Design ConvEngine, start of the top module:
module ConvEngine (
    input         clk,
    input         rst,
    input  [31:0] DMAport,        
    input         acc_enable,     
    input         acc_clear,      
    output [31:0] result          
);
For scale: about 180 flip-flops, ~68 I/O pins, ~37,000 um^2 of cells after synthesis.
make LEC_CHECK=0 ABC_AREA=1 CAP_MARGIN=20 CORE_MARGIN=2 CORE_UTILIZATION=72 CTS_CLUSTER_DIAMETER=371 CTS_CLUSTER_SIZE=100 PLACE_DENSITY=0.38 SETUP_SLACK_MARGIN=1.39 SLEW_MARGIN=20 TNS_END_PERCENT=10 finish   # period 4.71 ns
run.sh (not shown) runs the stock make flow with config.mk's settings and CLKGATE_MAP_FILE=.
The first run produced a layout that fails on setup timing.
Rerun with:
- ABC_AREA: 1 -> not set
- CORE_UTILIZATION: 72 -> 24
- CTS_CLUSTER_DIAMETER: 371 -> not set
- CTS_CLUSTER_SIZE: 100 -> not set
- PLACE_DENSITY: 0.38 -> not set
- SETUP_SLACK_MARGIN: 1.39 -> not set
- TNS_END_PERCENT: 10 -> not set
- clock period: 4.71 -> 10.9 ns (I/O delays scaled with it)
Effect:
- This time the run completed without violations
- synthesized area fell by about 2.5%
- global-route usage went down by 30 points
- via count came out lower by 22%
- utilization went down by 59 points
- final area decreases by 8.0%
- setup slack improved by 4.5 ns
- fmax is lower by 18%
- sequential share of layout area increases by 0.79 points
- hold slack gains 0.060 ns
- die size goes up to 2.9 times its value
Rerun with:
- CORE_UTILIZATION: 24 -> 40
- clock period: 10.9 -> 9.49 ns (I/O delays scaled with it)
After rerunning:
- non-clock buffer count went up by 37
- utilization went up by 17 points
- critical path depth went up by 1
- clock-buffer cell count stays the same
- final cell count went down by 14%
- worst hold slack loses 0.027 ns
- synthesized cell count does not change
- fmax went up by about 6%
- cell area went down by about 1.6%
Rerun with:
- CORE_UTILIZATION: 40 -> 70
- CTS_CLUSTER_SIZE: not set -> 38
- MAX_ROUTING_LAYER: not set -> met4
- clock period: 9.49 -> 6.47 ns (I/O delays scaled with it)
=> Now the flow completed and failed the layout checks on setup timing; clock skew hardly moves; count of clock-buffer cells in the layout came out lower by 1; fmax came out higher by about 5%.


Starting RTL as in the previous note.
clock: 11.6 ns
lec_check: 0
abc_area: 1
cap_margin: 20
cell_pad_in_sites_detail_placement: 0
cell_pad_in_sites_global_placement: 1
core_aspect_ratio: 1.03
core_margin: 5
core_utilization: 21
cts_cluster_size: 11
gpl_routability_driven: 0
gpl_timing_driven: 1
hold_slack_margin: 0.03
max_routing_layer: met4
min_routing_layer: met1
place_density: 0.78
setup_slack_margin: 0.42
slew_margin: 20
Edit:
Settings changed: ABC_AREA 1 to default, CELL_PAD_IN_SITES_GLOBAL_PLACEMENT 1 to default, CORE_ASPECT_RATIO 1.03 to default, CORE_UTILIZATION 21 to 25, CTS_CLUSTER_SIZE 11 to 56, GPL_TIMING_DRIVEN 1 to 0, HOLD_SLACK_MARGIN 0.03 to default, MIN_ROUTING_LAYER met1 to default, SETUP_SLACK_MARGIN 0.42 to 0.18, SLEW_MARGIN 20 to 40.
Clock period 11.6 ns to 9.4 ns, I/O delays scaled along.
The changed run produced a clean layout; synthesized area drops by about 2.5%; final area drops by 0.62%; worst setup slack degrades by 2.3 ns; routed wire length drops by about 6.5%; via count drops by about 6%; utilization climbs by 5.0 points; die size drops by about 18%; fmax drops by 1.2%; sequential share of layout area climbs by 0.12 points.
Edit:
Settings changed: CORE_ASPECT_RATIO from default to 0.91, CORE_MARGIN 5 to 2, CORE_UTILIZATION 25 to 72, CTS_CLUSTER_DIAMETER from default to 25, GPL_TIMING_DRIVEN 0 to 1, PLACE_DENSITY 0.78 to default, PLACE_DENSITY_LB_ADDON from default to 0.0, SETUP_SLACK_MARGIN 0.18 to 2.65.
Clock period 9.4 ns to 9.29 ns, I/O delays scaled along.
What happened: Worst setup slack gains 0.26 ns; final cell count went down by about 23%; via count increases by 2.6%; core utilization climbs by 53 points; critical path depth goes up by 3; die area is lower by about 66%.


Starting RTL as in the previous note.
==> flow/config.mk <==
export PLATFORM = sky130hd
export DESIGN_NAME = ConvEngine
export DESIGN_NICKNAME = ConvEngine
export VERILOG_FILES = /design/flow/design.v
export SDC_FILE = /design/flow/constraint.sdc
export NUM_CORES = 4
export LEC_CHECK = 0
export ABC_AREA = 1
export CAP_MARGIN = 20
export CORE_ASPECT_RATIO = 0.5
export CORE_MARGIN = 2
export CORE_UTILIZATION = 72
export CTS_CLUSTER_DIAMETER = 399
export CTS_CLUSTER_SIZE = 96
export SLEW_MARGIN = 20
export TNS_END_PERCENT = 10
==> flow/constraint.sdc <==
create_clock -name core_clock -period 5.51 [get_ports {clk}]
set_input_delay 1.1020 -clock core_clock [delete_from_list [all_inputs] [get_ports {clk}]]
set_output_delay 1.1020 -clock core_clock [all_outputs]
set_load 0.01 [all_outputs]
The baseline reached the layout checks and failed them: negative setup slack.
Then changed:
--- a/flow/config.mk
+++ b/flow/config.mk
@@ -13 +13 @@
-export CTS_CLUSTER_DIAMETER = 399
+export CTS_CLUSTER_DIAMETER = 373
==> flow/constraint.sdc (replaced) <==
create_clock -name core_clock -period 5.59 [get_ports {clk}]
set_input_delay 1.1180 -clock core_clock [delete_from_list [all_inputs] [get_ports {clk}]]
set_output_delay 1.1180 -clock core_clock [all_outputs]
set_load 0.01 [all_outputs]
After rerunning:
- The new run ran to the end with violations: negative setup slack
- synthesized area stays the same
- final area hardly moves
- routed wire length climbs by 2.4%
- via count is higher by 0.86%
- die area is unchanged
- register-to-register slack gains 0.20 ns
Then changed:
--- a/flow/config.mk
+++ b/flow/config.mk
@@ -8,3 +8,2 @@
-export ABC_AREA = 1
-export CAP_MARGIN = 20
-export CORE_ASPECT_RATIO = 0.5
+export CAP_MARGIN = 0
+export CORE_ASPECT_RATIO = 0.91
@@ -13,2 +12,4 @@
-export CTS_CLUSTER_DIAMETER = 373
-export CTS_CLUSTER_SIZE = 96
+export CTS_CLUSTER_DIAMETER = 131
+export CTS_CLUSTER_SIZE = 76
+export PLACE_DENSITY_LB_ADDON = 0.0
+export SETUP_SLACK_MARGIN = 1.6
@@ -16 +16,0 @@
-export TNS_END_PERCENT = 10
The changed run ran to the end with violations: negative setup slack.
Cell count shrinks by about 13%.
Cell area grows by about 0.3%.
Global-route usage shrinks by 0.46 points.
Via count shrinks by 9.1%.
Utilization grows by 2.6 points.
Clock-buffer cell count shrinks by 5.
Worst setup slack loses 0.69 ns.
Critical path depth grows by 1.
Register-to-register slack loses 0.69 ns.
Synthesized cell count shrinks by 19%.
Then changed:
==> flow/config.mk (replaced) <==
export PLATFORM = sky130hd
export DESIGN_NAME = ConvEngine
export DESIGN_NICKNAME = ConvEngine
export VERILOG_FILES = /design/flow/design.v
export SDC_FILE = /design/flow/constraint.sdc
export NUM_CORES = 4
export LEC_CHECK = 0
export CAP_MARGIN = 20
export CORE_MARGIN = 2
export CORE_UTILIZATION = 44
export SLEW_MARGIN = 20
==> flow/constraint.sdc (replaced) <==
create_clock -name core_clock -period 5.15 [get_ports {clk}]
set_input_delay 1.0300 -clock core_clock [delete_from_list [all_inputs] [get_ports {clk}]]
set_output_delay 1.0300 -clock core_clock [all_outputs]
set_load 0.01 [all_outputs]
Outcome: The new run reached the layout checks and failed them: negative setup slack; final cell count went up by 9.3%; global-route usage went down by 19 points; utilization goes down by 34 points.
Then changed:
--- a/flow/config.mk
+++ b/flow/config.mk
@@ -10 +10 @@
-export CORE_UTILIZATION = 44
+export CORE_UTILIZATION = 32
==> flow/constraint.sdc (replaced) <==
create_clock -name core_clock -period 9.49 [get_ports {clk}]
set_input_delay 1.8980 -clock core_clock [delete_from_list [all_inputs] [get_ports {clk}]]
set_output_delay 1.8980 -clock core_clock [all_outputs]
set_load 0.01 [all_outputs]
After rerunning:
- The changed run produced a clean layout
- setup slack gains 3.8 ns
- final cell count went up slightly
- sequential share of layout area came out higher by 0.76 points
- hold slack loses 0.032 ns
- synthesized area stays the same
- design area is lower by a little under a tenth
- flip-flop count stays the same
- die area increases by well over a third
- clock skew increases by 0.012 ns
- fmax decreases by a few percent
Then changed:
--- a/flow/config.mk
+++ b/flow/config.mk
@@ -7,0 +8 @@
+export ABC_AREA = 1
@@ -10 +11,3 @@
-export CORE_UTILIZATION = 32
+export CORE_UTILIZATION = 60
+export CTS_CLUSTER_DIAMETER = 371
+export CTS_CLUSTER_SIZE = 100
==> flow/constraint.sdc (replaced) <==
create_clock -name core_clock -period 4.71 [get_ports {clk}]
set_input_delay 0.9420 -clock core_clock [delete_from_list [all_inputs] [get_ports {clk}]]
set_output_delay 0.9420 -clock core_clock [all_outputs]
set_load 0.01 [all_outputs]
With this change the flow produced a layout that fails on negative setup slack.
Die area falls by well over a third.
Wire length rises by about a fifth.
Non-clock buffer count rises by 446.
Maximum frequency rises by about a fifth.
Sequential share of layout area falls by 1.1 points.
Synthesized cell count rises by a quarter to a third.
Clock skew falls by 0.0062 ns.
Final cell count rises by a little under a tenth.
Count of clock-buffer cells in the layout falls by 1.


ConvEngine again, from the RTL that the note above started with.
Settings: LEC_CHECK=0, ABC_AREA=1, CAP_MARGIN=20, CELL_PAD_IN_SITES_DETAIL_PLACEMENT=0, CORE_ASPECT_RATIO=0.71, CORE_MARGIN=2, CORE_UTILIZATION=72, CTS_CLUSTER_DIAMETER=231, CTS_CLUSTER_SIZE=56, GPL_ROUTABILITY_DRIVEN=0, GPL_TIMING_DRIVEN=1, MAX_ROUTING_LAYER=met4, PLACE_DENSITY_LB_ADDON=0.12, SETUP_SLACK_MARGIN=2.02, SLEW_MARGIN=40; clock period 7.05 ns.
The first run finished but failed the layout checks on setup timing.
Then changed:
Settings changed: ABC_AREA 1 to default, CORE_ASPECT_RATIO 0.71 to default, CTS_CLUSTER_DIAMETER 231 to 41, PLACE_DENSITY from default to 0.35, PLACE_DENSITY_LB_ADDON 0.12 to default, SETUP_SLACK_MARGIN 2.02 to 2.65.
Clock period 7.05 ns to 9.29 ns, I/O delays scaled along.
With this change the flow passed the timing, design-rule and antenna checks.
Clock-buffer cell count came out lower by 4.
Area after synthesis came out lower by a few percent.
Maximum frequency came out lower by a little under a tenth.
Hold slack is better by 0.041 ns.
Die size came out lower by a few percent.
Global-route usage came out lower by 4.4 points.
Then changed:
Settings changed: ABC_AREA from default to 0, CORE_MARGIN 2 to 5, CORE_UTILIZATION 72 to 22, CTS_CLUSTER_DIAMETER 41 to 259, SETUP_SLACK_MARGIN 2.65 to default, SLEW_MARGIN 40 to 20, TNS_END_PERCENT from default to 100.
Clock period 9.29 ns to 9.4 ns, I/O delays scaled along.
The new run went through all stages and came out clean.
Design area increases slightly.
Via count decreases by a little under a tenth.
Non-clock buffer count decreases by 42.
Critical path depth is unchanged.
Area after synthesis stays the same.
Clock-buffer cell count stays the same.
Worst setup slack degrades by 0.15 ns.
Then changed:
Settings changed: ABC_AREA 0 to default, CORE_MARGIN 5 to 2, CORE_UTILIZATION 22 to 72, CTS_CLUSTER_DIAMETER 259 to 308, PLACE_DENSITY 0.35 to default, PLACE_DENSITY_LB_ADDON from default to 0.0, SETUP_SLACK_MARGIN from default to 1.55, SLEW_MARGIN 20 to 40, TNS_END_PERCENT 100 to default.
Clock period 9.4 ns to 9.29 ns, I/O delays scaled along.
Result: The changed run ran to the end with no violations; wire length fell by roughly a tenth; via count rose by roughly a tenth; die area fell by well over a third; worst hold slack gains 0.0051 ns; utilization rose by 56 points; setup slack gains 0.061 ns; non-clock buffer count rose by 30.
Then changed:
Settings changed: CELL_PAD_IN_SITES_DETAIL_PLACEMENT 0 to default, CTS_CLUSTER_DIAMETER 308 to default, CTS_CLUSTER_SIZE 56 to 38, GPL_ROUTABILITY_DRIVEN 0 to default, GPL_TIMING_DRIVEN 1 to default, PLACE_DENSITY_LB_ADDON 0.0 to default, SETUP_SLACK_MARGIN 1.55 to default, SLEW_MARGIN 40 to 20.
Clock period 9.29 ns to 6.42 ns, I/O delays scaled along.
The changed run completed and failed the layout checks on setup timing.
Via count goes up by 6.3%.
Count of clock-buffer cells in the layout stays the same.
Routed wire length grows by 12%.
Then changed:
Settings changed: CTS_CLUSTER_SIZE 38 to 96, MAX_ROUTING_LAYER met4 to default, TNS_END_PERCENT from default to 10.
Clock period 6.42 ns to 6.68 ns, I/O delays scaled along.
The new run finished but fails on setup timing.
Global-route usage decreases by 1.1 points.
Worst setup slack is better by 0.28 ns.
Via count decreases by 1.3%.
